<file path="config.mk">
export PLATFORM = sky130hd
export DESIGN_NAME = AYUMU
export DESIGN_NICKNAME = AYUMU
export VERILOG_FILES = /design/flow/design.v
export SDC_FILE = /design/flow/constraint.sdc
export NUM_CORES = 4
export LEC_CHECK = 0
export ABC_AREA = 1
export CAP_MARGIN = 20
export CELL_PAD_IN_SITES_DETAIL_PLACEMENT = 1
export CORE_MARGIN = 2
export CORE_UTILIZATION = 67
export GPL_ROUTABILITY_DRIVEN = 0
export GPL_TIMING_DRIVEN = 1
export HOLD_SLACK_MARGIN = 0.25
export MAX_ROUTING_LAYER = met4
export MIN_ROUTING_LAYER = met2
export SLEW_MARGIN = 30
</file>
<file path="constraint.sdc">
create_clock -name core_clock -period 10.0 [get_ports {CLK}]
set_input_delay 2.0000 -clock core_clock [delete_from_list [all_inputs] [get_ports {CLK}]]
set_output_delay 2.0000 -clock core_clock [all_outputs]
set_load 0.01 [all_outputs]
</file>
<file path="design.v">
module PC(
	input CLK,
	input RST,
	input EN,
	input [15:0] NEXT,
	output reg [15:0] ADDR
);
always @(posedge CLK) begin
	if (RST)
		ADDR <= 16'd0;
	else if (EN)
		ADDR <= NEXT;
end
endmodule
module DECODER(
	input [15:0] COMMAND,
	output reg [3:0] CAL,
	output reg [1:0] MODE,
	output reg [7:0] IM,
	output reg [3:0] REG_A,
	output reg [3:0] REG_B,
	output reg [3:0] REG_O,
	output reg [1:0] REG_O_TYPE,
	output reg [1:0] JUMP_MODE,  
	output reg REG_WRITE,
	output reg [1:0] SEL,  
	output reg MEM_WRITE,
	output reg INOUT_FLAG
);
always @* begin
	CAL = 4'b0000;
	MODE = 2'b10;
	IM = 8'd0;
	REG_A = 4'd0;
	REG_B = 4'd0;
	REG_O = 4'd0;
	REG_O_TYPE = 2'b11;
	JUMP_MODE = 2'b11;
	REG_WRITE = 1'b0;
	SEL = 2'b00;
	MEM_WRITE = 1'b0;
	INOUT_FLAG = 1'b0;
	if (COMMAND[15] == 1) begin
		CAL[3] = 1'b0;
		CAL[2:0] = COMMAND[14:12];
		MODE = 2'b00;
		IM = COMMAND[7:0];
		REG_A = COMMAND[11:8];
		SEL = 2'b10;
		REG_WRITE = 1;
	end
	else if (COMMAND[14] == 1) begin
		CAL = COMMAND[13:10];
		if (COMMAND[9:8] == 2'b00) begin
			MODE = 2'b00;
			REG_A = COMMAND[7:4];
			REG_B = COMMAND[3:0];
			SEL = 2'b00;
			REG_WRITE = 1;
		end
		else if (COMMAND[9:8] == 2'b01) begin
			MODE = 2'b01;
			REG_A = COMMAND[7:4];
			REG_B = COMMAND[3:0];
			SEL = 2'b00;
			REG_WRITE = 0;
		end
		else if (COMMAND[9:8] == 2'b10) begin
			MODE = 2'b10;
			REG_O_TYPE = COMMAND[13:12];
			INOUT_FLAG = COMMAND[11];
			REG_O = COMMAND[7:4];
			REG_A = COMMAND[3:0];
			SEL = 2'b01;
			REG_WRITE = 1;
		end
		else begin
			MODE = 2'b11;
			REG_A = COMMAND[7:4];
			REG_B = COMMAND[3:0];
			SEL = 2'b00;
			REG_WRITE = COMMAND[10];
			MEM_WRITE = ~COMMAND[10];
		end
	end
	else if (COMMAND[12] == 1) begin
		if (COMMAND[7:4] == 4'b0000) begin
			CAL = 4'b0000;
			MODE = 2'b10;
			SEL = 2'b11;
			JUMP_MODE = COMMAND[9:8];
			if (COMMAND[3:0] == 4'b0000) begin
				REG_A = 4'd12;
				REG_B = 4'd13;
			end
			else begin
				REG_A = 4'd14;
				REG_B = 4'd15;
			end
			REG_WRITE = 0;
		end
		else if (COMMAND[7:4] == 4'b0001) begin
			CAL = 4'b1011;
			MODE = 2'b00;
			REG_A = COMMAND[3:0];
			IM = 8'b00000000;
			SEL = 2'b10;
			REG_WRITE = 1;
		end
		else if (COMMAND[7:4] == 4'b0010) begin
			CAL = 4'b0000;
			MODE = 2'b10;
			REG_O_TYPE = 2'b10;
			REG_O = COMMAND[3:0];
			SEL = 2'b01;
			REG_WRITE = 0;
			JUMP_MODE = 2'b10;
		end
	end
end
endmodule
module REG_DC (
	input CLK,
	input EN,
	input [127:0] REG_R,
	input [1:0] SEL,
	input [3:0] REG_A_ADDR,
	input [3:0] REG_B_ADDR,
	input [3:0] REG_O_ADDR,
	input [7:0] IM,
	output reg [7:0] REG_A,
	output reg [7:0] REG_B
 );
 wire [7:0] REG_A_VALUE = REG_R[REG_A_ADDR*8 +: 8];
 wire [7:0] REG_B_VALUE = REG_R[REG_B_ADDR*8 +: 8];
 always @(posedge CLK) begin
	if (EN) begin
		case (SEL)
			2'b00: begin
				REG_A <= REG_A_VALUE;
				REG_B <= REG_B_VALUE;
			end
			2'b01: begin
				REG_A <= {4'b0000, REG_O_ADDR};
				REG_B <= 8'd0;
			end
			2'b10: begin
				REG_A <= REG_A_VALUE;
				REG_B <= IM;
			end
			2'b11: begin
				REG_A <= {4'b0000, REG_B_ADDR};
				REG_B <= 8'd0;
			end
		endcase
	end
 end
 endmodule
module ALU(
	input CLK,
	input RST,
	input EN,
	input KILL,
	input [7:0] IN_A,
	input [7:0] IN_B,
	input [3:0] CAL,
	input [1:0] MODE,
	output [7:0] OUT,
	output C_OUT,
	output reg F_OUT
);
reg [8:0] RESULT;
assign C_OUT = RESULT[8];
assign OUT = RESULT[7:0];
wire C_IN = RESULT[8];
always @(posedge CLK) begin
	if (RST) begin
		RESULT <= 9'd0;
		F_OUT <= 1'b0;
	end
	else if (EN) begin
		if (KILL) begin
			RESULT <= 9'd0;
			F_OUT <= 1'b0;
		end
		else begin
			case (MODE)
				2'b00: begin
					case (CAL)
						4'b0000: RESULT <= IN_A + IN_B;
						4'b0001: RESULT <= IN_A - IN_B;
						4'b0010: RESULT <= $signed(IN_A) * $signed(IN_B);
						4'b0011: RESULT <= IN_A << IN_B;
						4'b0100: RESULT <= IN_A >> IN_B;
						4'b0101: RESULT <= IN_A & IN_B;
						4'b0110: RESULT <= IN_A | IN_B;
						4'b0111: RESULT <= IN_A ^ IN_B;
						4'b1000: RESULT <= $unsigned(IN_A) * $unsigned(IN_B);
						4'b1001: RESULT <= IN_A + IN_B + C_IN;
						4'b1010: RESULT <= IN_A - IN_B - C_IN;
						4'b1011: RESULT <= ~IN_A;
						default: RESULT <= 9'b000000000;
					endcase
					F_OUT <= 0;
				end
				2'b01: begin
					case (CAL)
						4'b0000: F_OUT <= IN_A == IN_B;
						4'b0001: F_OUT <= IN_A != IN_B;
						4'b0010: F_OUT <= IN_A < IN_B;
						4'b0011: F_OUT <= IN_A > IN_B;
						4'b0100: F_OUT <= IN_A <= IN_B;
						4'b0101: F_OUT <= IN_A >= IN_B;
						default: F_OUT <= 0;
					endcase
					RESULT <= 9'b000000000;
				end
				default: begin
					F_OUT <= 0;
					RESULT <= {1'b0, IN_A};
				end
			endcase
		end
	end
end
endmodule
module MEM(
	input CLK,
	input EN,
	input KILL,
	input [7:0] REG_A,
	input [7:0] REG_B,
	input [7:0] ADDR,
	input [1:0] MODE,
	input MEM_WRITE,
	output reg [7:0] Q
);
reg [7:0] MEM [255:0];
always @(posedge CLK) begin
	if (EN) begin
		if (MODE == 2'b11) begin
			if (MEM_WRITE) begin
				if (!KILL)
					MEM[REG_B] <= REG_A;
			end
			else
				Q <= MEM[REG_B];
		end
		else
			Q <= ADDR;
	end
end
endmodule
module REG_WB(
	input CLK,
	input RST,
	input EN,
	input REG_WRITE,
	input F_FLAG,
	input INOUT_FLAG,
	input [7:0] INT_FLAG_OUT,
	input [15:0] PC,
	input [3:0] REG_A_ADDR,
	input [1:0] MODE,
	input [1:0] JUMP_MODE,
	input [1:0] REG_O_TYPE,
	input [7:0] DATA,
	input [31:0] INPUT,
	output reg [15:0] NEXT,
	output [127:0] REG_R_OUT,
	output [63:0] REG_IO_OUT,
	output [63:0] REG_INT_FLAG_OUT,
	output INT_PROCESS
);
reg [7:0]  REG_R  [15:0];
reg [7:0]  REG_IO [7:0];
reg [23:0] REG_INT [7:0];
reg INT_FLAG;
reg [15:0] INT_PREV_PC;
assign INT_PROCESS = INT_FLAG;
genvar g;
generate
	for (g = 0; g < 16; g = g + 1) begin : gen_r
		assign REG_R_OUT[g*8 +: 8] = REG_R[g];
	end
	for (g = 0; g < 8; g = g + 1) begin : gen_io
		assign REG_IO_OUT[g*8 +: 8] = REG_IO[g];
		assign REG_INT_FLAG_OUT[g*8 +: 8] = REG_INT[g][23:16];
	end
endgenerate
wire [7:0] IO_READ = DATA[2] ? INPUT[DATA[1:0]*8 +: 8] : REG_IO[DATA[2:0]];
integer i;
always @(posedge CLK) begin
	if (RST) begin
		NEXT <= 16'd0;
		INT_FLAG <= 1'b0;
		INT_PREV_PC <= 16'd0;
		for (i = 0; i < 16; i = i + 1)
			REG_R[i] <= 8'd0;
		for (i = 0; i < 8; i = i + 1) begin
			REG_IO[i] <= 8'd0;
			REG_INT[i] <= 24'd0;
		end
	end
	else if (EN) begin
		if ((INT_FLAG_OUT != 8'b0) & !INT_FLAG) begin
			INT_FLAG <= 1;
			if (INT_FLAG_OUT[0])
				NEXT <= REG_INT[0][15:0];
			else if (INT_FLAG_OUT[1])
				NEXT <= REG_INT[1][15:0];
			else if (INT_FLAG_OUT[2])
				NEXT <= REG_INT[2][15:0];
			else if (INT_FLAG_OUT[3])
				NEXT <= REG_INT[3][15:0];
			else if (INT_FLAG_OUT[4])
				NEXT <= REG_INT[4][15:0];
			else if (INT_FLAG_OUT[5])
				NEXT <= REG_INT[5][15:0];
			else if (INT_FLAG_OUT[6])
				NEXT <= REG_INT[6][15:0];
			else
				NEXT <= REG_INT[7][15:0];
			INT_PREV_PC <= PC;
		end
		else if (REG_WRITE) begin
			case (MODE)
				2'b00: REG_R[REG_A_ADDR] <= DATA;
				2'b11: REG_R[REG_A_ADDR] <= DATA;
				2'b10: begin
					REG_IO[4] <= INPUT[7:0];
					REG_IO[5] <= INPUT[15:8];
					REG_IO[6] <= INPUT[23:16];
					REG_IO[7] <= INPUT[31:24];
					case (REG_O_TYPE)
						2'b00: begin
							if (INOUT_FLAG)
								REG_R[REG_A_ADDR] <= IO_READ;
							else
								REG_IO[DATA[2:0]] <= REG_R[REG_A_ADDR];
						end
						2'b01: begin
							if (REG_A_ADDR == 4'd0) begin
								REG_INT[DATA[2:0]][15:8] <= REG_R[12];
								REG_INT[DATA[2:0]][7:0] <= REG_R[13];
							end
							else begin
								REG_INT[DATA[2:0]][15:8] <= REG_R[14];
								REG_INT[DATA[2:0]][7:0] <= REG_R[15];
							end
						end
						2'b10: REG_INT[DATA[2:0]][23:16] <= REG_R[REG_A_ADDR];
						default: ;
					endcase
				end
				default: ;
			endcase
			NEXT <= PC + 16'b1;
		end
		else begin
			case (JUMP_MODE)
				2'b00: begin
					NEXT[15:8] <= REG_R[REG_A_ADDR];
					NEXT[7:0] <= REG_R[DATA[3:0]];
				end
				2'b01: begin
					if (F_FLAG) begin
						NEXT[15:8] <= REG_R[REG_A_ADDR];
						NEXT[7:0] <= REG_R[DATA[3:0]];
					end
					else
						NEXT <= PC + 16'b1;
				end
				2'b10: begin
					NEXT <= INT_PREV_PC;
					INT_FLAG <= 0;
				end
				default: NEXT <= PC + 16'b1;
			endcase
		end
	end
end
endmodule
module INPUT_INT(
	input CLK,
	input RST,
	input EN,
	input [7:0] INPUT,
	input [7:0] REG_INT,
	output reg INT_FLAG
);
reg [7:0] PREV_INPUT;
always @(posedge CLK) begin
	if (RST) begin
		INT_FLAG <= 1'b0;
		PREV_INPUT <= 8'd0;
	end
	else if (EN) begin
		if (REG_INT[1:0] == 2'b01)
			INT_FLAG <= |(~PREV_INPUT & INPUT);
		else if (REG_INT[1:0] == 2'b11)
			INT_FLAG <= |(PREV_INPUT & ~INPUT);
		else
			INT_FLAG <= 0;
		PREV_INPUT <= INPUT;
	end
end
endmodule
module TIMER_INT(
	input CLK,
	input RST,
	input EN,
	input [7:0] REG_INT,
	output reg INT_FLAG
);
reg [5:0] TIMER_COUNT;
reg [9:0] CNT;
wire CLK_TIMER = CNT == 10'd999;
always @(posedge CLK) begin
	if (RST) begin
		INT_FLAG <= 1'b0;
		TIMER_COUNT <= 6'd0;
		CNT <= 10'd0;
	end
	else if (EN) begin
		if (REG_INT[0] & (REG_INT[7:2] == TIMER_COUNT) & CLK_TIMER) begin
			INT_FLAG <= 1;
			TIMER_COUNT <= 6'b0;
		end
		else if (CLK_TIMER) begin
			TIMER_COUNT <= TIMER_COUNT + 6'b1;
		end
		else
			INT_FLAG <= 0;
		if (CNT == 10'd999)
			CNT <= 10'd0;
		else
			CNT <= CNT + 10'd1;
	end
end
endmodule
module AYUMU(
	input CLK,
	input RST,
	input [31:0] INPUT,
	output [31:0] OUTPUT,
	output [15:0] IADDR,
	input [15:0] IDATA
);
reg [4:0] CLKS;
always @(posedge CLK) begin
	if (RST)
		CLKS <= 5'b00001;
	else begin
		case (CLKS)
			5'b00001: CLKS <= 5'b00010;
			5'b00010: CLKS <= 5'b00100;
			5'b00100: CLKS <= 5'b01000;
			5'b01000: CLKS <= 5'b10000;
			5'b10000: CLKS <= 5'b00001;
			default: CLKS <= 5'b00001;
		endcase
	end
end
wire EN_DC  = CLKS[0];
wire EN_EX  = CLKS[1];
wire EN_MEM = CLKS[2];
wire EN_WB  = CLKS[3];
wire EN_FT  = CLKS[4];
reg F_FLAG;
always @(posedge CLK) begin
	if (RST)
		F_FLAG <= 1'b0;
	else if (EN_EX)
		F_FLAG <= F_OUT;
end
wire [15:0] NEXT;
wire [15:0] ADDR;
wire [15:0] COMMAND;
wire [3:0] CAL;
wire [1:0] MODE;
wire [7:0] IM;
wire [3:0] REG_A_ADDR;
wire [3:0] REG_B_ADDR;
wire [3:0] REG_O_ADDR;
wire [1:0] REG_O_TYPE;
wire [1:0] JUMP_MODE;
wire REG_WRITE;
wire [1:0] SEL;
wire MEM_WRITE;
wire INOUT_FLAG;
wire [127:0] REG_R;
wire [63:0] REG_IO;
wire [63:0] REG_INT;
wire [7:0] REG_A;
wire [7:0] REG_B;
wire [7:0] INT_FLAG_OUT;
wire [7:0] ALU_OUT;
wire C_OUT;
wire F_OUT;
wire [7:0] DATA;
wire INT_PROCESS;
wire INT_TAKE = (INT_FLAG_OUT != 8'b0) & !INT_PROCESS;
assign OUTPUT[31:0] = REG_IO[31:0];
assign IADDR = ADDR;
assign COMMAND = IDATA;
PC PC(.CLK(CLK), .RST(RST), .EN(EN_FT), .NEXT(NEXT), .ADDR(ADDR));
DECODER DECODER(.COMMAND(COMMAND), .CAL(CAL), .MODE(MODE), .IM(IM), .REG_A(REG_A_ADDR), .REG_B(REG_B_ADDR),
															 .REG_O(REG_O_ADDR), .REG_O_TYPE(REG_O_TYPE), .JUMP_MODE(JUMP_MODE), .REG_WRITE(REG_WRITE),
															 .SEL(SEL), .MEM_WRITE(MEM_WRITE), .INOUT_FLAG(INOUT_FLAG));
REG_DC REG_DC(.CLK(CLK), .EN(EN_DC), .REG_R(REG_R), .SEL(SEL), .REG_A_ADDR(REG_A_ADDR),
													.REG_B_ADDR(REG_B_ADDR), .REG_O_ADDR(REG_O_ADDR), .IM(IM), .REG_A(REG_A), .REG_B(REG_B));
ALU ALU(.CLK(CLK), .RST(RST), .EN(EN_EX), .KILL(INT_TAKE), .IN_A(REG_A), .IN_B(REG_B), .CAL(CAL), .MODE(MODE), .OUT(ALU_OUT), .C_OUT(C_OUT), .F_OUT(F_OUT));
MEM MEM(.CLK(CLK), .EN(EN_MEM), .KILL(INT_TAKE), .REG_A(REG_A), .REG_B(REG_B), .ADDR(ALU_OUT), .MODE(MODE), .MEM_WRITE(MEM_WRITE), .Q(DATA));
REG_WB REG_WB(.CLK(CLK), .RST(RST), .EN(EN_WB), .REG_WRITE(REG_WRITE), .F_FLAG(F_FLAG), .INOUT_FLAG(INOUT_FLAG), .INT_FLAG_OUT(INT_FLAG_OUT), .PC(ADDR), .REG_A_ADDR(REG_A_ADDR), .MODE(MODE),
													  .JUMP_MODE(JUMP_MODE), .REG_O_TYPE(REG_O_TYPE), .DATA(DATA), .INPUT(INPUT), .NEXT(NEXT), .REG_R_OUT(REG_R), .REG_IO_OUT(REG_IO), .REG_INT_FLAG_OUT(REG_INT), .INT_PROCESS(INT_PROCESS));
INPUT_INT INPUT_0(.CLK(CLK), .RST(RST), .EN(EN_WB), .INPUT(INPUT[7:0]), .REG_INT(REG_INT[7:0]), .INT_FLAG(INT_FLAG_OUT[0]));
INPUT_INT INPUT_1(.CLK(CLK), .RST(RST), .EN(EN_WB), .INPUT(INPUT[15:8]), .REG_INT(REG_INT[15:8]), .INT_FLAG(INT_FLAG_OUT[1]));
INPUT_INT INPUT_2(.CLK(CLK), .RST(RST), .EN(EN_WB), .INPUT(INPUT[23:16]), .REG_INT(REG_INT[23:16]), .INT_FLAG(INT_FLAG_OUT[2]));
INPUT_INT INPUT_3(.CLK(CLK), .RST(RST), .EN(EN_WB), .INPUT(INPUT[31:24]), .REG_INT(REG_INT[31:24]), .INT_FLAG(INT_FLAG_OUT[3]));
TIMER_INT TIMER_0 (.CLK(CLK), .RST(RST), .EN(EN_WB), .REG_INT(REG_INT[39:32]), .INT_FLAG(INT_FLAG_OUT[4]));
TIMER_INT TIMER_1 (.CLK(CLK), .RST(RST), .EN(EN_WB), .REG_INT(REG_INT[47:40]), .INT_FLAG(INT_FLAG_OUT[5]));
TIMER_INT TIMER_2 (.CLK(CLK), .RST(RST), .EN(EN_WB), .REG_INT(REG_INT[55:48]), .INT_FLAG(INT_FLAG_OUT[6]));
TIMER_INT TIMER_3 (.CLK(CLK), .RST(RST), .EN(EN_WB), .REG_INT(REG_INT[63:56]), .INT_FLAG(INT_FLAG_OUT[7]));
endmodule
</file>
<file path="run.sh">
#!/bin/bash
# the make line also repeats each setting of config.mk as NAME=value (left out here)
make -C /OpenROAD-flow-scripts/flow DESIGN_CONFIG=/design/flow/config.mk WORK_HOME=/design/flow/orfs CLKGATE_MAP_FILE= finish
</file>
==> qor.txt, run 1 <==
status - aborted with a tool error
Failed at - clock tree synthesis
Tool Error - [ERROR DPL-0033] detailed placement checks failed during check placement.
Ys Warns - 9
die height - 417.8 um
Mapped Cells - 10820
DP Area - 0.1170 mm^2
net count after synthesis - 10970
number of distinct library cells after synthesis - 59
Port Buf Inserts - 97
post-synth top area cell - edfxtp_1
synthesized area per cell - 10.60 um^2
ys flops - 2609
top cells by count - edfxtp_1, nor2_1, nand2_1
Basic Gates by Area - 15.67%
register share after synthesis - 66.72%
row count - 151
I/O pin total - 98
synthesis area per yosys - 0.1147 mm^2
fraction of the mapped netlist area in adder cells - 1.329%
top cells, area - edfxtp_1, o21ai_0, nor2_1, nand2_1, nand3_1
XOR Share, Synth - 0.3741%
ys async rst share - 0%
Post-synth EDFFs - 2428
FP Util - 67.61%
synthesized area - 0.1147 mm^2
post-DP HPWL - 259600 um
# Cells Yosys - 10820
Die Wd - 417.8 um
top-count cell post-synth - edfxtp_1
Dominant cell area share - 63.56%
Complex Gates by Area - 11.87%
core area - 0.1697 mm^2
Commonest flop - edfxtp_1
total die area - 0.1745 mm^2
mux share - 0.008726%
Logic family by area - simple AND/OR/NAND/NOR gates
==> per-stage QoR <==
stage                     hold slack [ns]  worst slack [ns]  cells  power [mW]
after floorplan                    0.4297             2.480  10820       16.79
after global placement             0.4409             2.515  12550       18.86
after detailed placement           0.4572             2.145  12550       19.37
==> inputs of run 2 (changes only) <==
Settings changed: ABC_AREA 1 to unset, CELL_PAD_IN_SITES_DETAIL_PLACEMENT 1 to unset, CORE_UTILIZATION 67 to 72, CTS_CLUSTER_DIAMETER set to 381, CTS_CLUSTER_SIZE set to 24, GPL_ROUTABILITY_DRIVEN 0 to unset, GPL_TIMING_DRIVEN 1 to unset, HOLD_SLACK_MARGIN 0.25 to unset, MAX_ROUTING_LAYER met4 to unset, MIN_ROUTING_LAYER met2 to unset, PLACE_DENSITY_LB_ADDON set to 0.0, SETUP_SLACK_MARGIN set to -0.09, SLEW_MARGIN 30 to 20.
Clock period 10.0 ns to 3.83 ns, I/O delays scaled along.
==> qor.txt, run 2 <==
P_sw - 17.87 mW
synthesis area per yosys - 0.1127 mm^2 (-1.8%)
Slew headroom - 10.98%
vias - 67500
total die area - 0.1597 mm^2 (-8.5%)
hold_sp - RST
# Cells Yosys - 6659 (-38%)
routability cong. - 0.9719
synthesized area per cell - 16.92 um^2 (+60%)
leakage power - 41.43 nW
clock tree buffer depth - 3
RSZ-0062 raised after global routing - true
Buf+Inv Stages, Crit Path - 3
clk latency late pin - 0.84 ns
clk pwr - 14.5 mW
drt pass-1 iters - 8
top-count cell post-synth - edfxtp_1
Post-Route WL - 313800 um
register share after synthesis - 67.92% (+1.2 points)
Area Growth Syn to Fin - 11.11%
setup_tns - -0.8262 ns
period utilization - 109.4%
worst path required time - 4.60 ns
I/O pin total - 98 (unchanged)
sequential cell fraction of total power - 53.3%
fraction of the mapped netlist area in adder cells - 1.352% (+0.024 points)
post-route antenna net violation count - 0
Die Wd - 399.6 um (-4.3%)
Total GRT Usage - 39.73%
Ys Warns - 9 (unchanged)
Final Hold Vio Count - 0
crit-path max cell delay - 0.57 ns
clk_skew - 0.09305 ns
Iteration-0 DRC Markers - 10600
XOR Share, Synth - 1.018% (+0.64 points)
Tightest Hold Check Type - primary input to register
Flop+latch power - 33.2 mW
Worst R2R Setup Slack - -0.36 ns
core area - 0.1558 mm^2 (-8.1%)
Slowest-stage cell, CP - fa_1
cts bufs inserted - 118
Crit Path Max Fanout - 5
row count - 145 (-4.0%)
Commonest flop - edfxtp_1
worst path arrival time - 4.96 ns
FP Util - 72.31% (+4.7 points)
Setup violations, final - 5
ys flops - 2609 (unchanged)
Dominant cell area share - 64.70% (+1.1 points)
Basic Gates by Area - 6.402% (-9.3 points)
Complex Gates by Area - 3.648% (-8.2 points)
Overflow after GRT - 0
post-layout util - 80.34%
critical path class - register to register
Sw Share - 28.68%
post-synth top area cell - edfxtp_1
worst-margin pin slew - 1.335 ns
Critical Path Source - REG_DC.REG_A[2]$_DFFE_PP_
post-DP HPWL - 203100 um (-22%)
top cells by count - edfxtp_1, nor2_1, mux4_2
tool warnings - 72
Max Slew Vio Count - 0
Vias/cell - 7.126
TritonCTS clock tree - yes
mux share - 17.20% (+17 points)
Comb group - 14.6 mW
vias in the first global route - 66690
die height - 399.6 um (-4.3%)
Crit path depth - 16
drc violations - 0
ys async rst share - 0% (unchanged)
first-pass GRT wire length - 455300 um
Comb power frac - 23.5%
Post-synth EDFFs - 2428 (unchanged)
post-route cell area - 0.1252 mm^2
grt peak-use layer - met2
CTS Hold Bufs - 0
met3 Use GR - 7.412%
worst setup margin - -0.3588 ns
worst hold stages - 2
CTS sink count - 2609
nets@finish - 7515
Port Buf Inserts - 97 (unchanged)
Reg clk slew, reported paths - 0.12 ns
max-cap check violation count - 0
Internal Power - 44.46 mW
leading power group - registers
Clk pwr share - 23.3%
largest net degree at the start of global routing - 211
Critical Path Source Type - register
number of distinct library cells after synthesis - 109 (+85%)
Reg-to-Reg Start - REG_DC.REG_A[2]$_DFFE_PP_
Pwr Density - 497.8 mW/mm^2
met1 global-route usage - 54.06%
hold path endpoint - ALU.RESULT[1]$_SDFFE_PP0P_
Logic family by area - multiplexers
worst reg2reg path endpoint - ALU.RESULT[8]$_SDFFE_PP0P_
worst setup path end - ALU.RESULT[8]$_SDFFE_PP0P_
most frequent CP cell - fa_1
Top delay family on crit path - adder cells
Tot Pwr - 62.33 mW
synthesized area - 0.1127 mm^2 (-1.8%)
Fmax - 238.7 MHz
initial antenna violation count - 4
cells along the critical path - buf_6 > nand2_1 > buf_4 > fa_1 > fa_1 > fa_1 > fa_1 > inv_2 > ha_4 > a21oi_2 > xnor2_1 > xnor2_1 > xnor2_1 > a31oi_1 > o221a_2 > a41oi_2
SO Faults - setup timing
clk root buf - clkbuf_16
DP Area - 0.1216 mm^2 (+4.0%)
Mapped Cells - 6659 (-38%)
post-DR wirelength/cell - 33.13 um
status - failed layout checks
net count after synthesis - 6811 (-38%)
met2 Resource Use GR - 63.04%
VDD IR-drop max - 0.5890 mV
top cells, area - edfxtp_1, mux4_2, dfxtp_1, nor2_1, mux2i_1
Setup crit end kind - register
post-layout min period - 4.189 ns
H-tree Lvls - 3
R2R depth - 16
[run 2: per-stage QoR]
step | hold slack (ns) | worst slack, ns | instances
after CTS | 0.2893 | -0.3606 | 9465
after global placement | 0.4415 | -0.5701 | 9291
after floorplan | 0.4361 | -4.066 | 6659
final | 0.3329 | -0.3588 | 9472
after detailed placement | 0.4467 | -0.5744 | 9291
after global routing | 0.3378 | -0.4793 | 9471
[run 2: layer usage]
layer  vias to the layer above  wire length [um]
met5                         -                44
met4                         6             18680
met3                       923             37300
met2                      5251            150800
met1                     33900            107000
li1                      27430                 -
[run 2: timing repair]
action	in CTS	in global routing
gates resized	28	26
pin swaps	21	18
setup endpoints to repair	4	97
endpoints found under the hold margin	0	0
buffers inserted	4	5
[run 2: final cells by class]
cell class | instances | area (um^2)
antenna | 1 | 2.502
clock buffer | 162 | 3118
fill | 7691 | 30640
clock inverter | 8 | 173.9
inverter | 151 | 573.1
tap | 2058 | 2575
sequential | 2609 | 76560
multi-input combinational | 3497 | 33640
timing repair buffer | 986 | 8559
==> inputs of run 3 (changes only) <==
Settings changed: ABC_AREA set to 1, CELL_PAD_IN_SITES_DETAIL_PLACEMENT set to 1, CORE_UTILIZATION 72 to 67, CTS_CLUSTER_DIAMETER 381 to 189, CTS_CLUSTER_SIZE 24 to unset, GPL_ROUTABILITY_DRIVEN set to 0, GPL_TIMING_DRIVEN set to 0, HOLD_SLACK_MARGIN set to 0.25, MAX_ROUTING_LAYER set to met4, MIN_ROUTING_LAYER set to met2, PLACE_DENSITY_LB_ADDON 0.0 to unset, SETUP_SLACK_MARGIN -0.09 to unset, SLEW_MARGIN 20 to 30.
Clock period 3.83 ns to 8.14 ns, I/O delays scaled along.
==> qor.txt, run 3 <==
status - aborted with a tool error
Failed at - clock tree synthesis
Tool Error - [ERROR DPL-0033] detailed placement checks failed during check placement.
net count after synthesis - 10970 (+61%)
die height - 417.8 um (+4.5%)
Port Buf Inserts - 94 (-3.1%)
# Cells Yosys - 10820 (+62%)
synthesized area per cell - 10.60 um^2 (-37%)
Post-synth EDFFs - 2428 (unchanged)
Dominant cell area share - 63.56% (-1.1 points)
synthesis area per yosys - 0.1147 mm^2 (+1.8%)
core area - 0.1697 mm^2 (+8.9%)
Commonest flop - edfxtp_1
mux share - 0.008726% (-17 points)
pre-CTS WS - 0.6713 ns (+1.246 ns)
number of distinct library cells after synthesis - 59 (-46%)
I/O pin total - 98 (unchanged)
XOR Share, Synth - 0.3741% (-0.64 points)
row count - 151 (+4.1%)
top cells by count - edfxtp_1, nor2_1, nand2_1
register share after synthesis - 66.72% (-1.2 points)
post-synth top area cell - edfxtp_1
Complex Gates by Area - 11.87% (+8.2 points)
Ys Warns - 9 (unchanged)
total die area - 0.1745 mm^2 (+9.3%)
Die Wd - 417.8 um (+4.5%)
post-DP HPWL - 403200 um (+99%)
fraction of the mapped netlist area in adder cells - 1.329% (-0.024 points)
FP Util - 67.61% (-4.7 points)
top-count cell post-synth - edfxtp_1
ys async rst share - 0% (unchanged)
Basic Gates by Area - 15.67% (+9.3 points)
synthesized area - 0.1147 mm^2 (+1.8%)
Logic family by area - simple AND/OR/NAND/NOR gates
ys flops - 2609 (unchanged)
top cells, area - edfxtp_1, o21ai_0, nor2_1, nand2_1, nand3_1
Mapped Cells - 10820 (+62%)
==> run 3: metrics by stage <==
step	instance area, um^2	power [mW]	util, %	setup TNS [ns]	instances
after detailed placement	120600	25.26	71.11	0	13260
after floorplan	114700	20.62	-	0	10820
after global placement	118400	24.32	69.80	-46.54	13130
==> inputs of run 4 (changes only) <==
Settings changed: ABC_AREA 1 to unset, CELL_PAD_IN_SITES_DETAIL_PLACEMENT 1 to unset, CORE_UTILIZATION 67 to 70, CTS_CLUSTER_DIAMETER 189 to unset, CTS_CLUSTER_SIZE set to 60, GPL_ROUTABILITY_DRIVEN 0 to unset, GPL_TIMING_DRIVEN 0 to unset, HOLD_SLACK_MARGIN 0.25 to unset, MAX_ROUTING_LAYER met4 to unset, MIN_ROUTING_LAYER met2 to unset, SLEW_MARGIN 30 to 20.
Clock period 8.14 ns to 4.05 ns, I/O delays scaled along.
==> qor.txt, run 4 <==
status - failed layout checks
SO Faults - setup timing
Comb power frac - 20.2%
post-synth top area cell - edfxtp_1
Post-Route WL - 325400 um
tool warnings - 80
drt pass-1 iters - 6
top cells by count - edfxtp_1, nor2_1, mux4_2
Commonest flop - edfxtp_1
Area Growth Syn to Fin - 15.26%
hold path endpoint - REG_WB.INT_PREV_PC[12]$_SDFFE_PP0P_
Reg-to-Reg Start - REG_DC.REG_B[2]$_DFFE_PP_
grt peak-use layer - met2
Post-synth EDFFs - 2428 (unchanged)
drc violations - 0
met1 global-route usage - 53.88%
CTS Hold Bufs - 0
routability cong. - 0.9732
total die area - 0.1642 mm^2 (-5.9%)
# Cells Yosys - 6659 (-38%)
number of instances in the placed design - 9336 (-30%)
worst path required time - 4.81 ns
Basic Gates by Area - 6.402% (-9.3 points)
cts bufs inserted - 241
largest net degree at the start of global routing - 162
core area - 0.1602 mm^2 (-5.6%)
FP Util - 70.34% (+2.7 points)
Die Wd - 405.2 um (-3.0%)
Slowest-stage cell, CP - fa_1
Setup violations, final - 3
Tightest Hold Check Type - register to register
Crit path depth - 16
met3 Use GR - 9.382%
leakage power - 43.61 nW
clk root buf - clkbuf_16
Tot Pwr - 68.82 mW
worst setup path end - ALU.RESULT[8]$_SDFFE_PP0P_
most frequent CP cell - fa_1
VDD IR-drop max - 0.7294 mV
Comb group - 13.9 mW
Logic family by area - multiplexers
worst-margin pin slew - 1.157 ns
register area - 0.07656 mm^2
I/O pin total - 98 (unchanged)
initial antenna violation count - 13
Fill cells - 7890
worst hold stages - 2
max-cap check violation count - 0
row count - 147 (-2.6%)
Slew headroom - 22.60%
fraction of the mapped netlist area in adder cells - 1.352% (+0.024 points)
post-DP HPWL - 201400 um (-50%)
Fmax - 226.8 MHz
met2 Resource Use GR - 63.32%
Crit Path Max Fanout - 3
DP Area - 0.1213 mm^2 (+0.53%)
Critical Path Source - REG_DC.REG_B[2]$_DFFE_PP_
Multi-input gate area - 0.03367 mm^2
worst setup margin - -0.3596 ns
ys flops - 2609 (unchanged)
Mapped Cells - 6659 (-38%)
post-layout min period - 4.410 ns
post-DR wirelength/cell - 33.15 um
Overflow after GRT - 0
Iteration-0 DRC Markers - 10610
register share after synthesis - 67.92% (+1.2 points)
worst path arrival time - 5.17 ns
Top delay family on crit path - adder cells
clk_skew - 0.1048 ns
Ys Warns - 9 (unchanged)
top cells, area - edfxtp_1, mux4_2, dfxtp_1, nor2_1, mux2i_1
Sw Share - 27.97%
vias - 68670
mux share - 17.20% (+17 points)
sequential cell fraction of total power - 45.6%
Total GRT Usage - 40.41%
post-route antenna net violation count - 0
P_sw - 19.25 mW
Reg clk slew, reported paths - 0.07 ns
clk latency late pin - 0.93 ns
Flop+latch power - 31.4 mW
post-route cell area - 0.1299 mm^2
pre-CTS WS - -0.3741 ns (-1.045 ns)
hold_sp - REG_WB.INT_PREV_PC[12]$_SDFFE_PP0P_
critical path class - register to register
H-tree Lvls - 4
nets@finish - 7597
TritonCTS clock tree - yes
Pwr Density - 529.8 mW/mm^2
number of distinct library cells after synthesis - 109 (+85%)
clock tree buffer depth - 3
Complex Gates by Area - 3.648% (-8.2 points)
Clk pwr share - 34.2%
crit-path max cell delay - 0.62 ns
Critical Path Source Type - register
vias in the first global route - 69260
Internal Power - 49.57 mW
synthesized area per cell - 16.92 um^2 (+60%)
Port Buf Inserts - 97 (+3.2%)
R2R depth - 16
Final Hold Vio Count - 0
XOR Share, Synth - 1.018% (+0.64 points)
top-count cell post-synth - edfxtp_1
leading power group - registers
Dominant cell area share - 64.70% (+1.1 points)
period utilization - 108.9%
Setup crit end kind - register
clk pwr - 23.5 mW
die height - 405.2 um (-3.0%)
cells along the critical path - buf_6 > nand2_1 > fa_1 > buf_4 > fa_1 > fa_1 > fa_1 > inv_2 > ha_4 > a21oi_2 > xnor2_1 > xnor2_1 > xnor2_1 > a31oi_1 > o221a_2 > a41oi_2
net count after synthesis - 6811 (-38%)
ys async rst share - 0% (unchanged)
worst reg2reg path endpoint - ALU.RESULT[8]$_SDFFE_PP0P_
Worst R2R Setup Slack - -0.36 ns
Buf+Inv Stages, Crit Path - 3
synthesis area per yosys - 0.1127 mm^2 (-1.8%)
first-pass GRT wire length - 474200 um
synthesized area - 0.1127 mm^2 (-1.8%)
CTS sink count - 2609
Layout Cells excl Fill - 9815
Vias/cell - 6.996
Max Slew Vio Count - 0
RSZ-0062 raised after global routing - true
run 4: metrics by stage:
| stage | hold WS [ns] | util, % | TNS (ns) |
|---|---|---|---|
| 6_report | 0.4612 | 81.08 | -0.7332 |
| 5_1_grt | 0.4789 | 81.07 | -1.265 |
| 4_1_cts | 0.4599 | 80.89 | -0.7379 |
| 3_5_place_dp | 0.4508 | 75.71 | -0.9546 |
| 3_3_place_gp | 0.4415 | 75.71 | -0.5467 |
| 2_1_floorplan | 0.4361 | - | -210.71 |
run 4: area by class of cell:
class / instances / share of cell area (%)
Sequential cell: 2609 / 58.95
Clock inverter: 144 / 1.327
Clock buffer: 302 / 4.900
Tap cell: 2160 / 2.081
Timing Repair Buffer: 945 / 6.366
Antenna cell: 7 / 0.01349
Multi-Input combinational cell: 3497 / 25.92
Inverter: 151 / 0.4412
run 4: metal layers:
| layer | routed length [um] | part of all wire, % | vias up |
|---|---|---|---|
| met5 | 103 | 0.032 | - |
| met4 | 19940 | 6.1 | 14 |
| met3 | 39640 | 12 | 1024 |
| met2 | 154700 | 48 | 5347 |
| met1 | 111000 | 34 | 34490 |
| li1 | - | - | 27790 |
run 4: timing repair:
action | CTS | global route
gates resized | 39 | 33
setup buffers | 11 | 17
pin swaps | 42 | 29
setup endpoints to repair | 4 | 7
==> inputs of run 5 (changes only) <==
Settings changed: ABC_AREA set to 1, CAP_MARGIN 20 to 5, CORE_UTILIZATION 70 to 72, CTS_CLUSTER_SIZE 60 to 73, HOLD_SLACK_MARGIN set to 0.29.
Clock period 4.05 ns to 4.62 ns, I/O delays scaled along.
==> qor.txt, run 5 <==
status - finished clean
FP Util - 72.43% (+2.1 points)
highest routed layer - met5
Comb power frac - 24.0% (+3.8 points)
cts bufs inserted - 241 (unchanged)
VDD IR-drop max - 0.5444 mV (-25%)
H-tree Lvls - 4 (unchanged)
Vias/cell - 6.934 (-0.89%)
Critical Path Source - REG_DC.REG_A[1]$_DFFE_PP_
post-DR wirelength/cell - 27.41 um (-17%)
Sw Share - 32.43% (+4.5 points)
met2 wire len - 163100 um (+5.4%)
met3 WL post-DR - 56240 um (+42%)
vias in the first global route - 87450 (+26%)
worst-margin pin slew - 1.326 ns (+0.1688 ns)
Setup crit end kind - register
drt pass-1 iters - 7 (+1)
I/O pin total - 98 (unchanged)
Logic family by area - simple AND/OR/NAND/NOR gates
top cells, area - edfxtp_1, o21ai_0, nor2_1, nand2_1, nand3_1
Crit path depth - 21 (+5)
Mapped Cells - 10820 (+62%)
post-DP HPWL - 216000 um (+7.3%)
routability cong. - 0.9910 (+1.8%)
Worst R2R Setup Slack - 0.31 ns (+0.67 ns)
drc violations - 0 (unchanged)
Slowest-stage cell, CP - fa_1
post-route antenna net violation count - 0 (unchanged)
clk root buf - clkbuf_16
max-cap check violation count - 0 (unchanged)
Fill cells - 8429 (+6.8%)
M1 WL - 121500 um (+9.4%)
CTS Hold Bufs - 0 (unchanged)
Iteration-0 DRC Markers - 17330 (+63%)
Clk pwr share - 31.9% (-2.3 points)
Reg-to-Reg Start - REG_DC.REG_A[1]$_DFFE_PP_
Commonest flop - edfxtp_1
nets@finish - 11150 (+47%)
total die area - 0.1625 mm^2 (-1.0%)
Area Growth Syn to Fin - 11.92%
Die Wd - 403.1 um (-0.51%)
largest net degree at the start of global routing - 218 (+35%)
critical path class - register to register
Top delay family on crit path - adder cells
clk latency late pin - 0.91 ns (-0.02 ns)
period utilization - 93.39% (-15 points)
Port Buf Inserts - 97 (unchanged)
Internal Power - 41.92 mW (-15%)
Tightest Hold Check Type - register to register
Setup Buffers After CTS - 0 (-11)
Post-Route WL - 364300 um (+12%)
worst hold stages - 2 (unchanged)
WHS - 0.4574 ns (-0.003754 ns)
core area - 0.1584 mm^2 (-1.1%)
register area - 0.07656 mm^2 (about the same)
Critical Path Source Type - register
Final Hold Vio Count - 0 (unchanged)
top cells by count - edfxtp_1, nor2_1, nand2_1
# Cells Yosys - 10820 (+62%)
first-pass GRT wire length - 538300 um (+14%)
clk pwr - 19.8 mW (-16%)
mux share - 0.008726% (-17 points)
Post-synth EDFFs - 2428 (unchanged)
leading power group - registers
worst path required time - 5.34 ns (+0.53 ns)
Crit Path Max Fanout - 15 (+12)
Fmax - 231.8 MHz (+2.2%)
leakage power - 45.37 nW (+4.0%)
tool warnings - 118 (+48%)
worst path arrival time - 5.04 ns (-0.13 ns)
sequential cell fraction of total power - 44.0% (-1.6 points)
synthesized area - 0.1147 mm^2 (+1.8%)
register share after synthesis - 66.72% (-1.2 points)
Multi-input gate area - 0.03388 mm^2 (+0.62%)
post-synth top area cell - edfxtp_1
Ys Warns - 9 (unchanged)
worst setup path end - ALU.RESULT[8]$_SDFFE_PP0P_
CTS sink count - 2609 (unchanged)
Overflow after GRT - 0 (unchanged)
hold path endpoint - REG_WB.INT_PREV_PC[0]$_SDFFE_PP0P_
Max Slew Vio Count - 0 (unchanged)
Dominant cell area share - 63.56% (-1.1 points)
Pwr Density - 483.2 mW/mm^2 (-8.8%)
Buf+Inv Stages, Crit Path - 4 (+1)
clock tree buffer depth - 3 (unchanged)
post-layout min period - 4.314 ns (-0.09517 ns)
number of distinct library cells after synthesis - 59 (-46%)
row count - 146 (-0.68%)
top-count cell post-synth - edfxtp_1
Comb group - 14.9 mW (+7%)
Total GRT Usage - 44.15% (+3.7 points)
setup_tns - 0 ns (+0.7332 ns)
R2R depth - 21 (+5)
cells along the critical path - buf_4 > nand2_1 > inv_1 > fa_1 > fa_1 > inv_1 > fa_1 > fa_1 > inv_2 > ha_4 > nand2_1 > nand2_1 > a21oi_2 > xor2_1 > nand3b_1 > nand3_1 > nand2_1 > nor2_1 > nand2_1 > nand2_1 > a21oi_1
fraction of the mapped netlist area in adder cells - 1.329% (-0.024 points)
XOR Share, Synth - 0.3741% (-0.64 points)
initial antenna violation count - 15 (+2)
synthesized area per cell - 10.60 um^2 (-37%)
P_sw - 20.12 mW (+4.5%)
Flop+latch power - 27.3 mW (-13%)
Complex Gates by Area - 11.87% (+8.2 points)
Reg clk slew, reported paths - 0.07 ns (about the same)
hold_sp - REG_WB.INT_PREV_PC[0]$_SDFFE_PP0P_
most frequent CP cell - nand2_1
TritonCTS clock tree - yes
Setup violations, final - 0 (-3)
net count after synthesis - 10970 (+61%)
ys flops - 2609 (unchanged)
clk_skew - 0.05782 ns (-0.04701 ns)
die height - 403.1 um (-0.51%)
synthesis area per yosys - 0.1147 mm^2 (+1.8%)
ys async rst share - 0% (unchanged)
Basic Gates by Area - 15.67% (+9.3 points)
vias - 92150 (+34%)
worst reg2reg path endpoint - ALU.RESULT[8]$_SDFFE_PP0P_
Slew headroom - 11.32% (-11 points)
crit-path max cell delay - 0.55 ns (-0.07 ns)
[run 5: repair_timing]
item	CTS	global route
resized	0	4
hold endpoints to repair	0	0
endpoints found under the setup margin	0	5
[run 5: layout make-up]
class                           count  share of cell area, %
Sequential cell                  2609                  59.63
Multi-Input combinational cell   7006                  26.39
Clock buffer                      303                  4.974
Timing Repair Buffer              645                  4.416
Tap cell                         2072                  2.019
Inverter                          494                  1.468
Clock inverter                    149                  1.073
Antenna cell                       12                0.02339
[run 5: metrics by stage]
step / power, mW / instance area [um^2] / setup WS, ns / instances / util (%)
CTS: 61.13 / 128300 / 0.2762 / 13280 / 81.01
floorplan: 36.74 / 114900 / -2.637 / 10820 / -
global placement: 41.31 / 120500 / 0.2522 / 12830 / 76.09
detailed placement: 41.68 / 120500 / 0.2106 / 12830 / 76.10
global route: 63.44 / 128300 / -0.002848 / 13280 / 81.04
finish: 62.03 / 128400 / 0.3056 / 13290 / 81.06
[run 5: per-layer routing]
metal,vias to the layer above,GRT usage (%)
met5,-,0
met4,18,22.40
met3,1715,11.99
met2,8851,67.05
met1,42850,59.41
li1,38720,-
==> inputs of run 6 (changes only) <==
Settings changed: ABC_AREA 1 to unset, CAP_MARGIN 5 to 20, CELL_PAD_IN_SITES_DETAIL_PLACEMENT set to 0, CORE_UTILIZATION 72 to 70, CTS_CLUSTER_SIZE 73 to unset, HOLD_SLACK_MARGIN 0.29 to unset, MAX_ROUTING_LAYER set to met4, MIN_ROUTING_LAYER set to met1, SETUP_SLACK_MARGIN set to -0.29, TNS_END_PERCENT set to 100.
Clock period 4.62 ns to 3.83 ns, I/O delays scaled along.
==> qor.txt, run 6 <==
# Cells Yosys - 6659 (-38%)
number of instances in the placed design - 9411 (-27%)
post-layout util - 81.63% (+0.57 points)
RSZ-0062 raised after global routing - true
synthesis area per yosys - 0.1127 mm^2 (-1.8%)
Sw Share - 28.16% (-4.3 points)
pre-CTS WS - -0.6699 ns (-0.8805 ns)
fraction of the mapped netlist area in adder cells - 1.352% (+0.024 points)
vias - 71080 (-23%)
Slowest-stage cell, CP - a21oi_1
critical path class - register to register
Overflow after GRT - 0 (unchanged)
WHS - 0.2788 ns (-0.1787 ns)
Reg clk slew, reported paths - 0.06 ns (about the same)
cts bufs inserted - 275 (+14%)
SO Faults - setup timing
Port Buf Inserts - 97 (unchanged)
Buf+Inv Stages, Crit Path - 2 (-2)
VDD IR-drop max - 0.8410 mV (+54%)
post-route antenna net violation count - 0 (unchanged)
Crit path depth - 10 (-52%)
post-route cell area - 0.1308 mm^2 (+1.9%)
routability cong. - 0.9804 (-1.1%)
Comb group - 15.2 mW (about the same)
I/O pin total - 98 (unchanged)
nets@finish - 7691 (-31%)
drc violations - 0 (unchanged)
leading power group - registers
Slew headroom - 5.126% (-6.2 points)
drt pass-1 iters - 7 (unchanged)
row count - 147 (+0.68%)
hold path endpoint - F_FLAG$_SDFFE_PP0P_
number of distinct library cells after synthesis - 109 (+85%)
DP Area - 0.1220 mm^2 (+1.2%)
Max Slew Vio Count - 0 (unchanged)
synthesized area per cell - 16.92 um^2 (+60%)
setup_tns - -3.450 ns (-3.450 ns)
worst path arrival time - 5.13 ns (+0.09 ns)
Layout Cells excl Fill - 9904 (-25%)
Area Growth Syn to Fin - 16.05%
XOR Share, Synth - 1.018% (+0.64 points)
initial antenna violation count - 20 (+5)
synthesized area - 0.1127 mm^2 (-1.8%)
H-tree Lvls - 5 (+1)
Critical Path Source Type - register
ys async rst share - 0% (unchanged)
Setup crit end kind - register
net count after synthesis - 6811 (-38%)
Worst R2R Setup Slack - -0.50 ns (-0.80 ns)
Fill cells - 7451 (-12%)
Top delay family on crit path - AND-OR/OR-AND gates
Ys Warns - 9 (unchanged)
Mapped Cells - 6659 (-38%)
tool warnings - 73 (-38%)
most frequent CP cell - buf_4
Final Hold Vio Count - 0 (unchanged)
Complex Gates by Area - 3.648% (-8.2 points)
TritonCTS clock tree - yes
clock tree buffer depth - 4 (+1)
post-DP HPWL - 204000 um (-5.6%)
mux share - 17.20% (+17 points)
clk pwr - 26.2 mW (+32%)
leakage power - 44.12 nW (-2.8%)
Comb power frac - 20.4% (-3.6 points)
crit-path max cell delay - 0.63 ns (+0.08 ns)
Commonest flop - edfxtp_1
status - failed layout checks
Tot Pwr - 74.61 mW (+20%)
P_sw - 21.01 mW (+4.4%)
clk latency late pin - 0.95 ns (+0.04 ns)
R2R depth - 10 (-52%)
core area - 0.1602 mm^2 (+1.1%)
Tightest Hold Check Type - primary input to register
Pwr Density - 570.5 mW/mm^2 (+18%)
period utilization - 112.9% (+20 points)
largest net degree at the start of global routing - 196 (-10%)
post-layout min period - 4.326 ns (+0.01133 ns)
max-cap check violation count - 0 (unchanged)
top-count cell post-synth - edfxtp_1
total die area - 0.1642 mm^2 (+1.0%)
Logic family by area - multiplexers
top cells, area - edfxtp_1, mux4_2, dfxtp_1, nor2_1, mux2i_1
worst setup margin - -0.4958 ns (-0.8013 ns)
ys flops - 2609 (unchanged)
Dominant cell area share - 64.70% (+1.1 points)
hold_sp - RST
Post-synth EDFFs - 2428 (unchanged)
sequential cell fraction of total power - 44.5% (+0.5 points)
Total GRT Usage - 43.72% (-0.44 points)
worst-margin pin slew - 1.423 ns (+0.09754 ns)
Flop+latch power - 33.2 mW (+22%)
first-pass GRT wire length - 495800 um (-7.9%)
Fmax - 231.2 MHz (-0.26%)
Crit Path Max Fanout - 12 (-3)
clk_skew - 0.06706 ns (+0.009241 ns)
Setup violations, final - 12 (+12)
Iteration-0 DRC Markers - 11930 (-31%)
Basic Gates by Area - 6.402% (-9.3 points)
worst hold stages - 2 (unchanged)
post-DR wirelength/cell - 34.76 um (+27%)
Internal Power - 53.60 mW (+28%)
register share after synthesis - 67.92% (+1.2 points)
cells along the critical path - buf_4 > buf_4 > mux4_2 > mux2i_1 > a22o_1 > a21oi_1 > o21ai_0 > nor3_2 > nand3_1 > a31oi_1
worst path required time - 4.63 ns (-0.71 ns)
vias in the first global route - 71040 (-19%)
die height - 405.2 um (+0.51%)
Die Wd - 405.2 um (+0.51%)
Vias/cell - 7.176 (+3.5%)
Clk pwr share - 35.1% (+3.2 points)
post-synth top area cell - edfxtp_1
CTS sink count - 2609 (unchanged)
top cells by count - edfxtp_1, nor2_1, mux4_2
FP Util - 70.34% (-2.1 points)
Post-Route WL - 344200 um (-5.5%)
clk root buf - clkbuf_16
-- run 6: routing by layer --
layer / GRT usage, % / wire length [um] / part of all wire (%) / vias up
li1: - / - / - / 28000
met1: 54.62 / 111900 / 32 / 35160
met2: 66.10 / 162700 / 47 / 6487
met3: 10.97 / 44770 / 13 / 1430
met4: 25.05 / 24920 / 7.2 / 0
met5: - / 0 / 0 / -
-- run 6: layout make-up --
cell class / instances / area [um^2] / area share [%]
clock buffers: 346 / 7481 / 5.721
flip-flops and latches: 2609 / 76560 / 58.55
multi-input cells: 3497 / 33660 / 25.74
inverters: 151 / 574.3 / 0.4392
clock inverters: 112 / 937.1 / 0.7166
repair buffers: 1005 / 8795 / 6.725
diodes: 24 / 60.06 / 0.04593
well taps: 2160 / 2703 / 2.067
-- run 6: timing repair --
item,in CTS,in global routing
gates resized,47,14
hold buffers,0,0
endpoints found under the setup margin,4,5
setup buffers,11,6
pin swaps,53,11
==> inputs of run 7 (changes only) <==
Settings changed: CELL_PAD_IN_SITES_DETAIL_PLACEMENT 0 to unset, CORE_UTILIZATION 70 to 40, CTS_CLUSTER_SIZE set to 37, MAX_ROUTING_LAYER met4 to met5, MIN_ROUTING_LAYER met1 to unset, SETUP_SLACK_MARGIN -0.29 to unset, TNS_END_PERCENT 100 to 35.
Clock period 3.83 ns to 6.0 ns, I/O delays scaled along.
==> qor.txt, run 7 <==
Slew headroom - 17.16% (+12 points)
status - finished clean
Complex Gates by Area - 3.648% (unchanged)
top-count cell post-synth - edfxtp_1
synthesized area - 0.1127 mm^2 (unchanged)
leakage power - 40.61 nW (-7.9%)
Critical Path Source - REG_DC.REG_A[3]$_DFFE_PP_
initial antenna violation count - 6 (-70%)
vias - 63580 (-11%)
Multi-input gate area - 0.03343 mm^2 (-0.67%)
clk root buf - clkbuf_16
Tightest Hold Check Type - register to register
leading power group - registers
Setup Buffers After CTS - 0 (-11)
first-pass GRT wire length - 449500 um (-9.4%)
Pwr Density - 370.0 mW/mm^2 (-35%)
P_sw - 13.01 mW (-38%)
Basic Gates by Area - 6.402% (unchanged)
Vias/cell - 5.888 (-18%)
post-synth top area cell - edfxtp_1
nets@finish - 7006 (-8.9%)
XOR Share, Synth - 1.018% (unchanged)
Mapped Cells - 6659 (unchanged)
critical path class - register to register
hold_sp - REG_WB.INT_PREV_PC[2]$_SDFFE_PP0P_
Comb group - 8.61 mW (-43%)
Worst R2R Setup Slack - 0.75 ns (+1.24 ns)
RSZ-0062 raised after global routing - false
post-DP HPWL - 199000 um (-2.4%)
period utilization - 87.57% (-25 points)
max-cap check violation count - 0 (unchanged)
register share after synthesis - 67.92% (unchanged)
post-layout util - 45.43% (-36 points)
TritonCTS clock tree - yes
met1 global-route usage - 31.45% (-23 points)
Top delay family on crit path - adder cells
tool warnings - 70 (-4.1%)
worst path arrival time - 6.00 ns (+0.87 ns)
post-route antenna net violation count - 0 (unchanged)
Total GRT Usage - 21.38% (-22 points)
Flop+latch power - 21.3 mW (-36%)
sequential cell fraction of total power - 45.2% (+0.7 points)
Internal Power - 34.04 mW (-36%)
worst setup margin - 0.7459 ns (+1.242 ns)
WHS - 0.4617 ns (+0.1830 ns)
met2 Resource Use GR - 32.84% (-33 points)
ys async rst share - 0% (unchanged)
Port Buf Inserts - 97 (unchanged)
clk latency late pin - 0.88 ns (-0.07 ns)
clk_skew - 0.06929 ns (+0.002227 ns)
drt pass-1 iters - 5 (-2)
I/O pin total - 98 (unchanged)
Final Hold Vio Count - 0 (unchanged)
top cells by count - edfxtp_1, nor2_1, mux4_2
worst-margin pin slew - 1.243 ns (-0.1805 ns)
die height - 534.8 um (+32%)
Ys Warns - 9 (unchanged)
VDD IR-drop max - 0.2610 mV (-69%)
total die area - 0.2860 mm^2 (+74%)
cts bufs inserted - 281 (+2.2%)
worst hold stages - 2 (unchanged)
met3 Use GR - 3.710% (-7.3 points)
Post-synth EDFFs - 2428 (unchanged)
number of distinct library cells after synthesis - 109 (unchanged)
Reg clk slew, reported paths - 0.06 ns (about the same)
Sw Share - 27.65% (-0.51 points)
Area Growth Syn to Fin - 12.84%
pre-CTS WS - 0.5683 ns (+1.238 ns)
post-layout min period - 5.254 ns (+0.9283 ns)
Max Slew Vio Count - 0 (unchanged)
Commonest flop - edfxtp_1
Slowest-stage cell, CP - edfxtp_1
Reg-to-Reg Start - REG_DC.REG_A[3]$_DFFE_PP_
row count - 194 (+32%)
routability cong. - 0.9183 (-6.3%)
synthesis area per yosys - 0.1127 mm^2 (unchanged)
Die Wd - 534.8 um (+32%)
grt peak-use layer - met2
Post-Route WL - 310600 um (-9.8%)
CTS Hold Bufs - 0 (unchanged)
# Cells Yosys - 6659 (unchanged)
Setup violations, final - 0 (-12)
top cells, area - edfxtp_1, mux4_2, dfxtp_1, nor2_1, mux2i_1
CTS sink count - 2609 (unchanged)
vias in the first global route - 62670 (-12%)
Clk pwr share - 36.5% (+1.4 points)
clk pwr - 17.2 mW (-34%)
Crit Path Max Fanout - 6 (-6)
Critical Path Source Type - register
Buf+Inv Stages, Crit Path - 3 (+1)
cells along the critical path - inv_1 > nor2_1 > ha_1 > fa_1 > ha_1 > inv_1 > fa_1 > inv_1 > ha_1 > fa_1 > a21o_1 > a21oi_2 > xnor2_1 > xnor2_1 > xnor2_1 > a31oi_1 > o221a_2 > a41oi_2
post-DR wirelength/cell - 28.76 um (-17%)
Iteration-0 DRC Markers - 7838 (-34%)
worst path required time - 6.75 ns (+2.12 ns)
ys flops - 2609 (unchanged)
register area - 0.07656 mm^2 (about the same)
Fmax - 190.3 MHz (-18%)
Setup crit end kind - register
Resized cells post-CTS - 0 (-100%)
core area - 0.2799 mm^2 (+75%)
Overflow after GRT - 0 (unchanged)
R2R depth - 18 (+8)
hold path endpoint - REG_WB.INT_PREV_PC[2]$_SDFFE_PP0P_
fraction of the mapped netlist area in adder cells - 1.352% (unchanged)
mux share - 17.20% (unchanged)
worst reg2reg path endpoint - ALU.RESULT[8]$_SDFFE_PP0P_
crit-path max cell delay - 0.70 ns (+0.07 ns)
worst setup path end - ALU.RESULT[8]$_SDFFE_PP0P_
clock tree buffer depth - 4 (unchanged)
Logic family by area - multiplexers
drc violations - 0 (unchanged)
Dominant cell area share - 64.70% (unchanged)
Fill cells - 23780 (+220%)
net count after synthesis - 6811 (unchanged)
H-tree Lvls - 5 (unchanged)
synthesized area per cell - 16.92 um^2 (unchanged)
FP Util - 40.26% (-30 points)
Comb power frac - 18.3% (-2.1 points)
Crit path depth - 18 (+8)
largest net degree at the start of global routing - 233 (+19%)
-- run 7: area by class of cell --
type	instances	share of cell area (%)
Multi-Input combinational cell	3497	26.30
Clock buffer	334	5.820
Timing Repair Buffer	314	2.279
Antenna cell	4	0.007872
Tap cell	3724	3.665
Inverter	151	0.4458
Sequential cell	2609	60.22
Clock inverter	164	1.270
-- run 7: metal layers --
layer  part of all wire, %  vias up
li1                      -    26680
met1                    43    33510
met2                    46     2899
met3                   8.5      484
met4                   2.7        0
met5                     0        -
-- run 7: per-stage QoR --
| stage | total power, mW | instance area, um^2 | setup TNS, ns | std cells |
|---|---|---|---|---|
| 4_1_cts | 47.30 | 127100 | 0 | 10790 |
| 5_1_grt | 48.51 | 127100 | 0 | 10800 |
| 6_report | 47.05 | 127100 | 0 | 10800 |
| 2_1_floorplan | 27.13 | 112700 | -9.407 | 6659 |
| 3_5_place_dp | 30.24 | 118100 | 0 | 10290 |
| 3_3_place_gp | 30.16 | 118000 | 0 | 10290 |
==> inputs of run 8 (changes only) <==
Settings changed: CAP_MARGIN 20 to 40, CORE_UTILIZATION 40 to 51, CTS_CLUSTER_DIAMETER set to 37, CTS_CLUSTER_SIZE 37 to unset, GPL_TIMING_DRIVEN set to 0, MAX_ROUTING_LAYER met5 to unset, PLACE_DENSITY_LB_ADDON set to 0.11, SETUP_SLACK_MARGIN set to 0.05, TNS_END_PERCENT 35 to unset.
Clock period 6.0 ns to 7.83 ns, I/O delays scaled along.
==> qor.txt, run 8 <==
Port Buf Inserts - 92 (-5.2%)
top cells, area - edfxtp_1, mux4_2, dfxtp_1, nor2_1, mux2i_1
Critical Path Source Type - primary input
net count after synthesis - 6811 (unchanged)
Reg clk slew, reported paths - 0.06 ns (about the same)
synthesis area per yosys - 0.1127 mm^2 (unchanged)
TritonCTS clock tree - yes
XOR Share, Synth - 1.018% (unchanged)
grt peak-use layer - met2
hold_sp - REG_WB.INT_PREV_PC[1]$_SDFFE_PP0P_
post-DP HPWL - 277100 um (+39%)
clock tree buffer depth - 4 (unchanged)
met3 Use GR - 8.085% (+4.4 points)
Setup crit end kind - register
hold path endpoint - REG_WB.INT_PREV_PC[1]$_SDFFE_PP0P_
Resized cells post-CTS - 0 (unchanged)
Multi-input gate area - 0.03348 mm^2 (+0.14%)
Critical Path Source - IDATA[15]
Vias/cell - 6.420 (+9.0%)
Post-Route WL - 378000 um (+22%)
first-pass GRT wire length - 524400 um (+17%)
most frequent CP cell - buf_2
worst setup path end - MEM.MEM[244][1]$_DFFE_PP_
Basic Gates by Area - 6.402% (unchanged)
register share after synthesis - 67.92% (unchanged)
drt pass-1 iters - 6 (+1)
Logic family by area - multiplexers
post-DR wirelength/cell - 34.77 um (+21%)
Iteration-0 DRC Markers - 9937 (+27%)
Pwr Density - 315.1 mW/mm^2 (-15%)
drc violations - 0 (unchanged)
met1 global-route usage - 43.76% (+12 points)
nets@finish - 7724 (+10%)
worst-margin pin slew - 1.016 ns (-0.2270 ns)
Crit Path Max Fanout - 10 (+4)
met2 Resource Use GR - 52.37% (+20 points)
status - finished clean
Complex Gates by Area - 3.648% (unchanged)
worst hold stages - 2 (unchanged)
# Cells Yosys - 6659 (unchanged)
Post-synth EDFFs - 2428 (unchanged)
Tightest Hold Check Type - register to register
total die area - 0.2247 mm^2 (-21%)
Comb group - 8.11 mW (-5.8%)
ys async rst share - 0% (unchanged)
Comb power frac - 18.9% (+0.6 points)
Die Wd - 474.1 um (-11%)
clk_skew - 0.09289 ns (+0.02360 ns)
worst setup margin - 1.298 ns (+0.5524 ns)
vias in the first global route - 68070 (+8.6%)
Worst R2R Setup Slack - 1.46 ns (+0.71 ns)
register area - 0.07653 mm^2 (about the same)
CTS Hold Bufs - 0 (unchanged)
Slowest-stage cell, CP - nor3b_1
post-layout util - 61.96% (+17 points)
Total GRT Usage - 33.70% (+12 points)
number of distinct library cells after synthesis - 109 (unchanged)
Reg-to-Reg Start - REG_DC.REG_A[6]$_DFFE_PP_
Max Slew Vio Count - 0 (unchanged)
post-route antenna net violation count - 0 (unchanged)
period utilization - 83.42% (-4.1 points)
top-count cell post-synth - edfxtp_1
vias - 69790 (+9.8%)
P_sw - 12.13 mW (-6.7%)
H-tree Lvls - 5 (unchanged)
Slew headroom - 31.88% (+15 points)
Sw Share - 28.28% (+0.63 points)
critical path class - primary input to register
mux share - 17.20% (unchanged)
Fill cells - 15940 (-33%)
Final Hold Vio Count - 0 (unchanged)
leading power group - the clock network
Setup violations, final - 0 (unchanged)
FP Util - 51.28% (+11 points)
Ys Warns - 9 (unchanged)
top cells by count - edfxtp_1, nor2_1, mux4_2
Area Growth Syn to Fin - 20.81%
die height - 474.1 um (-11%)
Setup Buffers After CTS - 0 (unchanged)
sequential cell fraction of total power - 37.7% (-7.5 points)
Crit path depth - 12 (-6)
RSZ-0062 raised after global routing - false
Dominant cell area share - 64.70% (unchanged)
initial antenna violation count - 14 (+8)
Overflow after GRT - 0 (unchanged)
worst path required time - 8.49 ns (+1.74 ns)
R2R depth - 21 (+3)
cts bufs inserted - 419 (+49%)
ys flops - 2609 (unchanged)
VDD IR-drop max - 0.2837 mV (+8.7%)
I/O pin total - 98 (unchanged)
post-synth top area cell - edfxtp_1
worst reg2reg path endpoint - ALU.RESULT[8]$_SDFFE_PP0P_
clk pwr - 18.6 mW (+8%)
largest net degree at the start of global routing - 31 (-87%)
worst path arrival time - 7.19 ns (+1.19 ns)
Buf+Inv Stages, Crit Path - 6 (+3)
Mapped Cells - 6659 (unchanged)
clk latency late pin - 1.02 ns (+0.14 ns)
fraction of the mapped netlist area in adder cells - 1.352% (unchanged)
Fmax - 153.1 MHz
synthesized area - 0.1127 mm^2 (unchanged)
cells along the critical path - clkdlybuf4s50_1 > nor2b_1 > buf_2 > nand3_1 > nor3b_1 > and3_1 > buf_2 > buf_2 > nand2_1 > clkbuf_1 > nor2_1 > buf_6
pre-CTS WS - 0.5793 ns (+0.01101 ns)
core area - 0.2197 mm^2 (-21%)
WHS - 0.4592 ns (-0.002521 ns)
synthesized area per cell - 16.92 um^2 (unchanged)
clk root buf - clkbuf_16
Clk pwr share - 43.4% (+6.9 points)
tool warnings - 44 (-37%)
crit-path max cell delay - 0.61 ns (-0.09 ns)
Top delay family on crit path - simple AND/OR/NAND/NOR gates
leakage power - 45.72 nW (+13%)
Internal Power - 30.76 mW (-9.6%)
Commonest flop - edfxtp_1
CTS sink count - 2609 (unchanged)
Flop+latch power - 16.2 mW (-24%)
max-cap check violation count - 0 (unchanged)
post-layout min period - 6.532 ns
row count - 172 (-11%)
routability cong. - 1.010 (+9.9%)
==> run 8: final cells by class <==
class,instances,share of cell area (%)
sequential,2609,56.22
multi-input combinational,3497,24.60
clock buffer,463,7.936
timing repair buffer,492,3.975
tap,2958,2.719
clock inverter,290,2.461
buffer,402,1.660
inverter,151,0.4164
antenna,9,0.01654
==> run 8: layer usage <==
metal	wire [um]	part of all wire, %
met4	25770	6.8
met2	174700	46
met5	39	0.010
met3	40320	11
met1	137200	36
==> run 8: through the flow <==
step	cell area (um^2)	total power [mW]	setup TNS, ns	std cells
after floorplan	112700	20.79	-0.1840	6659
after global placement	117300	24.09	-370.50	9709
after detailed placement	121400	24.33	0	10040
after CTS	135500	42.79	0	10790
after global routing	136100	43.78	0	10870
final	136100	42.90	0	10870
No activity file was given, so power comes from the tool's default toggle rates.
